==> garnet <==
==> flow/design.v (excerpt) <==
module TopLevelModule(
    input clk,                    
    input [2:0] switches,        
    input confirm_key1,   
input confirm_key2,     
    input reset_key,            
    output [1:0] player_led,     
    output [1:0] winner_led           
);
    wire [2:0] column_select;
    wire confirm_move1;
wire confirm_move2;
    wire reset_game;
    wire [1:0] current_player;
    wire game_over;
    InputProcessor input_proc(
        .clk(clk),
        .switches(switches),
        .confirm_key1(confirm_key1),
        .confirm_key2(confirm_key2),
        .reset_key(reset_key),
        .column(column_select),
        .confirm1(confirm_move1),
.confirm2(confirm_move2),
        .reset(reset_game)
    );
    control control_unit(
        .clk(clk),
        .reset(reset_game),
        .column_select(column_select),
        .confirm_move1(confirm_move1),
        .confirm_move2(confirm_move2),
        .current_player(current_player),
        .game_over(game_over), .winner(winner_led)
    );
    assign player_led = current_player;
endmodule
clock: 4.41 ns
lec_check: 0
abc_area: 1
cap_margin: 20
core_margin: 2
core_utilization: 72
cts_cluster_diameter: 362
cts_cluster_size: 30
place_density: 0.66
setup_slack_margin: 1.33
slew_margin: 20
run.sh (not shown) runs the stock make flow with config.mk's settings and CLKGATE_MAP_FILE=.
==> fjord (differences from garnet) <==
--- a/flow/config.mk
+++ b/flow/config.mk
@@ -11,6 +11,4 @@
 export CORE_UTILIZATION = 72
 export CTS_CLUSTER_DIAMETER = 362
-export CTS_CLUSTER_SIZE = 30
 export PLACE_DENSITY = 0.66
-export SETUP_SLACK_MARGIN = 1.33
 export SLEW_MARGIN = 20
==> raven (differences from garnet) <==
==> flow/config.mk (replaced) <==
export PLATFORM = sky130hd
export DESIGN_NAME = TopLevelModule
export DESIGN_NICKNAME = TopLevelModule
export VERILOG_FILES = /design/flow/design.v
export SDC_FILE = /design/flow/constraint.sdc
export NUM_CORES = 4
export LEC_CHECK = 0
export CAP_MARGIN = 20
export CORE_MARGIN = 2
export CORE_UTILIZATION = 72
export CTS_CLUSTER_SIZE = 32
export SETUP_SLACK_MARGIN = 2.13
export SLEW_MARGIN = 20
==> flow/constraint.sdc (replaced) <==
create_clock -name core_clock -period 8.22 [get_ports {clk}]
set_input_delay 1.6440 -clock core_clock [delete_from_list [all_inputs] [get_ports {clk}]]
set_output_delay 1.6440 -clock core_clock [all_outputs]
set_load 0.01 [all_outputs]
==> notes <==
Of raven and fjord, fjord has the higher first-iteration DRC count (gap 21%, measured against fjord). Of fjord and raven, fjord has the higher wire length (gap about 2.7%, measured against raven). Of raven and fjord, fjord has the higher power (gap about 44%, measured against fjord). Die size is the same in fjord and garnet. Synthesized cell count: raven is smaller than fjord (21%). fjord ran to the end with violations: negative setup slack. raven finished with timing, DRC and antenna clean. garnet did not get past 5_1_grt, error GRT-0232. Between fjord and raven, the lower final cell count is in raven (gap about 32%, measured against raven). In area after synthesis, garnet and fjord do not differ. Against raven, the non-clock buffer count of fjord is higher by 85. In flip-flop count, raven and fjord do not differ.
==> figures <==
|  | raven | fjord | garnet |
|---|---|---|---|
| Run status | complete, no violations | complete, but fails checks | stopped before the end |
| Stage where the flow stopped | - | - | 5_1_grt |
| Violated checks | - | negative setup slack | - |
| Antenna cells | 0 | 0 | - |
| Resize count post-CTS | 0 | 27 | 29 |
| Basic Gates by Area | 0.225 | 0.314 | 0.314 |
| Clk latency of the worst-skew pair | 0.38 ns | 0.38 ns | - |
| TritonCTS clock tree | built | built | - |
| Synthesized instance count | 881 | 1116 | 1116 |
| CP arrival | 5.65 ns | 5.02 ns | - |
| Detailed-routed wire length on met2 | 10200 um | 10600 um | - |
| Fraction of area in registers | 0.307 | 0.272 | - |
| Hold violation count in the final report | 0 | 0 | - |
| Cell count after placement | 1001 | 1307 | 1300 |
| Clk_buf instances | 10 | 10 | - |
| Seq pwr | 0.658 mW | 0.983 mW | - |
| Most frequent cell after synthesis | nor2_1 | inv_1 | inv_1 |
| Clock buffer and inverter area fraction after layout | 0.0218 | 0.0213 | - |
| Gp weighted congestion | 1.09 | 1.04 | 1.01 |
| Max Clock Freq | 185 MHz | 210 MHz | - |
| Clock network fraction of design power | 0.118 | 0.129 | - |

* * *

==> inputs of run M <==
TopLevelModule again, from the RTL that the note above started with.
Settings: LEC_CHECK=0, CAP_MARGIN=20, CELL_PAD_IN_SITES_GLOBAL_PLACEMENT=2, CORE_ASPECT_RATIO=0.74, CORE_MARGIN=4, CORE_UTILIZATION=51, CTS_CLUSTER_DIAMETER=293, CTS_CLUSTER_SIZE=95, HOLD_SLACK_MARGIN=-0.06, PLACE_DENSITY=0.35, SLEW_MARGIN=20; clock period 10.0 ns.
==> run C: changes against run M <==
==> flow/config.mk (replaced) <==
export PLATFORM = sky130hd
export DESIGN_NAME = TopLevelModule
export DESIGN_NICKNAME = TopLevelModule
export VERILOG_FILES = /design/flow/design.v
export SDC_FILE = /design/flow/constraint.sdc
export NUM_CORES = 4
export LEC_CHECK = 0
export CAP_MARGIN = 20
export CORE_MARGIN = 2
export CORE_UTILIZATION = 40
export SLEW_MARGIN = 20
==> flow/constraint.sdc (replaced) <==
create_clock -name core_clock -period 5.73 [get_ports {clk}]
set_input_delay 1.1460 -clock core_clock [delete_from_list [all_inputs] [get_ports {clk}]]
set_output_delay 1.1460 -clock core_clock [all_outputs]
set_load 0.01 [all_outputs]
==> notes <==
Synthesized area is the same in run M and run C.
Against run M, the non-clock buffer count of run C is higher by 18.
Power: run C is higher than run M (76%).
Run C completed with no timing, DRC or antenna violations. Run M went through all stages and came out clean.
In run M the combinational power is smaller than in run C, by 44%.
Against run C, the register-to-register slack of run M is higher by 3.8 ns.
Of run C and run M, run C has the higher sequential power (gap 71%, measured against run M).
In count of clock-buffer cells in the layout, run C and run M do not differ.

* * *

==> 12-12: inputs <==
==> flow/design.v <==
module InputProcessor (
    input clk,               
    input [2:0] switches,    
    input confirm_key1,       
input confirm_key2,
    input reset_key,       
    output reg [2:0] column, 
    output reg confirm1,       
output reg confirm2,
    output reg reset        
);
    always @(posedge clk) begin
        column <= switches; 
    end
    always @(posedge clk) begin
        confirm1 <= !confirm_key1; 
	confirm2 <= !confirm_key2;
        reset <= !reset_key;      
    end
endmodule
module gameLogic(
    input clk,
    input reset,
    input [2:0] column,
    input player,
    input confirm_move,
    output reg [1:0] win,
    output reg [1:0] winner
);
    reg [83:0] grid;
    reg [83:0] grid_next;
    reg token_placed;
    reg confirm_prev;
    reg [1:0] win_next;
    wire [1:0] token = player ? 2'b01 : 2'b10;
    wire place = confirm_move && !confirm_prev;
    integer i, j;
function automatic [1:0] checkWin(input [83:0] g, input [1:0] playerToken);
    integer col, row, count, i;
begin
    checkWin = 2'b00;
    for (row = 0; row < 6; row = row + 1) begin
        count = 0;
        for (col = 0; col < 7; col = col + 1) begin
            if (g[(col*6+row)*2 +: 2] == playerToken) begin
                count = count + 1;
                if (count == 4) begin
                    checkWin = 2'b01;
                end
            end else count = 0;
        end
    end
    for (col = 0; col < 7; col = col + 1) begin
        count = 0;
        for (row = 0; row < 6; row = row + 1) begin
            if (g[(col*6+row)*2 +: 2] == playerToken) begin
                count = count + 1;
                if (count == 4) begin
                    checkWin = 2'b01;
                end
            end else count = 0;
        end
    end
    for (row = 0; row < 3; row = row + 1) begin
        for (col = 0; col < 4; col = col + 1) begin
            count = 0;
            for (i = 0; i < 4; i = i + 1) begin
                if (g[((col+i)*6+(row+i))*2 +: 2] == playerToken) begin
                    count = count + 1;
                    if (count == 4) begin
                        checkWin = 2'b01;
                    end
                end else count = 0;
            end
        end
    end
    for (row = 3; row < 6; row = row + 1) begin
        for (col = 0; col < 4; col = col + 1) begin
            count = 0;
            for (i = 0; i < 4; i = i + 1) begin
                if (g[((col+i)*6+(row-i))*2 +: 2] == playerToken) begin
                    count = count + 1;
                    if (count == 4) begin
                        checkWin = 2'b01;
                    end
                end else count = 0;
            end
        end
    end
end
endfunction
    always @* begin
        grid_next = grid;
        token_placed = 0;
        for (i = 0; i < 7; i = i + 1) begin
            if (column == i) begin
                for (j = 0; j < 6; j = j + 1) begin
                    if (!token_placed && grid[(i*6+j)*2 +: 2] == 2'b00) begin
                        grid_next[(i*6+j)*2 +: 2] = token;
                        token_placed = 1;
                    end
                end
            end
        end
        win_next = checkWin(grid_next, token);
    end
    always @(posedge clk) begin
        confirm_prev <= confirm_move;
    end
    always @(posedge clk or posedge reset) begin
        if (reset) begin
            grid <= 84'd0;
            win <= 2'b00;
            winner <= 2'b00;
        end else if (place && token_placed) begin
            grid <= grid_next;
            win <= win_next;
            winner <= win_next[0] ? token : 2'b00;
        end
    end
endmodule
module control(
    input clk,                 
    input reset,               
    input [2:0] column_select, 
    input confirm_move1,
    input confirm_move2,       
    output reg [1:0] current_player, 
    output reg game_over,      
	 output [1:0] winner
);
    parameter IDLE_STATE = 3'b000,
              PLAYER1_TURN = 3'b001,
              PLAYER2_TURN = 3'b010,
              CHECK_MOVE = 3'b011,
				  win_state = 3'b100;
    reg [2:0] state; 
wire confirm_move = (current_player==2'b01)?confirm_move1:confirm_move2;
    wire [1:0]win;
    gameLogic game_logic(
        .clk(clk),
        .reset(reset),
        .column(column_select),
        .player(current_player == 2'b01), 
        .confirm_move(confirm_move),
        .win(win),
		  .winner(winner)
    );
    always @(posedge clk or posedge reset) begin
        if (reset) begin
            state <= IDLE_STATE;
            current_player <= 2'b01;  
            game_over <= 0;
        end
        else begin
            case (state)
                IDLE_STATE: begin
                    if (confirm_move) begin
                        state <= CHECK_MOVE;
                    end
                end
                PLAYER1_TURN: begin
                    if (confirm_move) begin
                        state <= CHECK_MOVE;
                    end
                end
                PLAYER2_TURN: begin
                    if (confirm_move) begin
                        state <= CHECK_MOVE;
                    end
                end
                CHECK_MOVE: begin
                    if (win) begin
                        state <= win_state; 
                    end else begin
                        current_player <= (current_player == 2'b01) ? 2'b10 : 2'b01;
                        state <= (current_player == 2'b01) ? PLAYER1_TURN : PLAYER2_TURN;
                    end
                end
					 win_state: begin
					 game_over <= 1; 
					 end
                default: state <= IDLE_STATE;
            endcase
        end
    end
endmodule
module TopLevelModule(
    input clk,                    
    input [2:0] switches,        
    input confirm_key1,   
input confirm_key2,     
    input reset_key,            
    output [1:0] player_led,     
    output [1:0] winner_led           
);
    wire [2:0] column_select;
    wire confirm_move1;
wire confirm_move2;
    wire reset_game;
    wire [1:0] current_player;
    wire game_over;
    InputProcessor input_proc(
        .clk(clk),
        .switches(switches),
        .confirm_key1(confirm_key1),
        .confirm_key2(confirm_key2),
        .reset_key(reset_key),
        .column(column_select),
        .confirm1(confirm_move1),
.confirm2(confirm_move2),
        .reset(reset_game)
    );
    control control_unit(
        .clk(clk),
        .reset(reset_game),
        .column_select(column_select),
        .confirm_move1(confirm_move1),
        .confirm_move2(confirm_move2),
        .current_player(current_player),
        .game_over(game_over), .winner(winner_led)
    );
    assign player_led = current_player;
endmodule
==> flow/run.sh <==
#!/bin/bash
# the make line also repeats each setting of config.mk as NAME=value (left out here)
make -C /OpenROAD-flow-scripts/flow DESIGN_CONFIG=/design/flow/config.mk WORK_HOME=/design/flow/orfs CLKGATE_MAP_FILE= finish
==> flow/config.mk <==
export PLATFORM = sky130hd
export DESIGN_NAME = TopLevelModule
export DESIGN_NICKNAME = TopLevelModule
export VERILOG_FILES = /design/flow/design.v
export SDC_FILE = /design/flow/constraint.sdc
export NUM_CORES = 4
export LEC_CHECK = 0
export CAP_MARGIN = 20
export CELL_PAD_IN_SITES_DETAIL_PLACEMENT = 0
export CORE_ASPECT_RATIO = 1.15
export CORE_MARGIN = 2
export CORE_UTILIZATION = 72
export CTS_CLUSTER_DIAMETER = 359
export CTS_CLUSTER_SIZE = 32
export GPL_ROUTABILITY_DRIVEN = 1
export GPL_TIMING_DRIVEN = 1
export MAX_ROUTING_LAYER = met5
export PLACE_DENSITY = 0.66
export SETUP_SLACK_MARGIN = 1.07
export SLEW_MARGIN = 35
==> flow/constraint.sdc <==
create_clock -name core_clock -period 4.28 [get_ports {clk}]
set_input_delay 0.8560 -clock core_clock [delete_from_list [all_inputs] [get_ports {clk}]]
set_output_delay 0.8560 -clock core_clock [all_outputs]
set_load 0.01 [all_outputs]
==> 08-10: changes against 12-12 <==
CELL_PAD_IN_SITES_DETAIL_PLACEMENT = unset   (was 0)
CORE_ASPECT_RATIO = unset   (was 1.15)
CORE_UTILIZATION = 40   (was 72)
CTS_CLUSTER_DIAMETER = 392   (was 359)
CTS_CLUSTER_SIZE = 99   (was 32)
GPL_ROUTABILITY_DRIVEN = unset   (was 1)
GPL_TIMING_DRIVEN = unset   (was 1)
MAX_ROUTING_LAYER = unset   (was met5)
PLACE_DENSITY = unset   (was 0.66)
SETUP_SLACK_MARGIN = unset   (was 1.07)
SLEW_MARGIN = 20   (was 35)
TNS_END_PERCENT = 5   (was unset)
==> flow/constraint.sdc (replaced) <==
create_clock -name core_clock -period 10.0 [get_ports {clk}]
set_input_delay 2.0000 -clock core_clock [delete_from_list [all_inputs] [get_ports {clk}]]
set_output_delay 2.0000 -clock core_clock [all_outputs]
set_load 0.01 [all_outputs]
==> 06-09: changes against 12-12 <==
CELL_PAD_IN_SITES_DETAIL_PLACEMENT = unset   (was 0)
CORE_ASPECT_RATIO = unset   (was 1.15)
CORE_UTILIZATION = 53   (was 72)
CTS_CLUSTER_DIAMETER = unset   (was 359)
CTS_CLUSTER_SIZE = unset   (was 32)
GPL_ROUTABILITY_DRIVEN = unset   (was 1)
GPL_TIMING_DRIVEN = unset   (was 1)
MAX_ROUTING_LAYER = unset   (was met5)
PLACE_DENSITY = unset   (was 0.66)
SETUP_SLACK_MARGIN = unset   (was 1.07)
SLEW_MARGIN = 20   (was 35)
==> flow/constraint.sdc (replaced) <==
create_clock -name core_clock -period 5.73 [get_ports {clk}]
set_input_delay 1.1460 -clock core_clock [delete_from_list [all_inputs] [get_ports {clk}]]
set_output_delay 1.1460 -clock core_clock [all_outputs]
set_load 0.01 [all_outputs]
==> 10-02: changes against 12-12 <==
CELL_PAD_IN_SITES_DETAIL_PLACEMENT = unset   (was 0)
CORE_ASPECT_RATIO = unset   (was 1.15)
CORE_UTILIZATION = 70   (was 72)
CTS_CLUSTER_DIAMETER = unset   (was 359)
CTS_CLUSTER_SIZE = unset   (was 32)
GPL_ROUTABILITY_DRIVEN = unset   (was 1)
GPL_TIMING_DRIVEN = unset   (was 1)
MAX_ROUTING_LAYER = unset   (was met5)
PLACE_DENSITY = unset   (was 0.66)
SETUP_SLACK_MARGIN = unset   (was 1.07)
SLEW_MARGIN = 20   (was 35)
==> flow/constraint.sdc (replaced) <==
create_clock -name core_clock -period 8.22 [get_ports {clk}]
set_input_delay 1.6440 -clock core_clock [delete_from_list [all_inputs] [get_ports {clk}]]
set_output_delay 1.6440 -clock core_clock [all_outputs]
set_load 0.01 [all_outputs]
==> qor summary <==
| quantity | 06-09 | 08-10 | 10-02 | 12-12 |
|---|---|---|---|---|
| Run status | no timing/DRC/antenna violations | no timing/DRC/antenna violations | no timing/DRC/antenna violations | failed layout checks |
| Layout check failures | - | - | - | negative setup slack |
| Initial DRC Count | 579 | 501 | 1,331 | 2,058 |
| R2R setup slack | 0.47 ns | 4.40 ns | 2.79 ns | -0.31 ns |
| Fmax | 190 MHz | 179 MHz | 184 MHz | 218 MHz |
| Maximum resistive drop on vdd | 0.276 mV | 0.137 mV | 0.258 mV | 0.444 mV |
| Wire length of the first global-routing pass | 40,400 µm | 38,200 µm | 40,800 µm | 43,400 µm |
| Power per Cell Area | 455 mW/mm² | 256 mW/mm² | 317 mW/mm² | 682 mW/mm² |
| CP arrival | 5.49 ns | 5.83 ns | 5.68 ns | 4.83 ns |
| Post-CTS setup buffer count | 0 | 0 | 0 | 8 |
| Most frequent cell on the critical path | ha_1 | ha_1 | ha_1 | - |
| Number of OpenROAD warnings | 30 | 28 | 31 | 34 |
| Unrepaired setup endpoints after global routing | no | no | no | yes |
| Detailed route wirelength on metal3 | 1790 µm | 1560 µm | 3260 µm | 4900 µm |
| TritonRoute pass-1 iters | 5 | 5 | 6 | 17 |
| Final sum of negative setup slack | 0 ns | 0 ns | 0 ns | -0.931 ns |
| Post-Route M1 WL | 11,000 µm | 11,100 µm | 9430 µm | 9950 µm |
| RD Place Congestion | 1.02 | 1.03 | 1.10 | 1.21 |
| Overall power of the completed layout | 3.78 mW | 2.14 mW | 2.57 mW | 6.39 mW |
| Count of inserted tapcells | 184 | 260 | 140 | 126 |
| Chip footprint | 0.0155 mm² | 0.0204 mm² | 0.0119 mm² | 0.0116 mm² |
| Final worst slack | 0.472 ns | 4.40 ns | 2.79 ns | -0.315 ns |
| Detailed-routed wire length on met2 | 12,200 µm | 10,800 µm | 11,500 µm | 13,100 µm |
| Sequential share of power | 24.9% | 24.9% | 25.7% | 19.6% |
| Met2 track demand over resource in global routing | 54.4% | 38.2% | 69.5% | 75.1% |
No activity file was given, so power comes from the tool's default toggle rates.
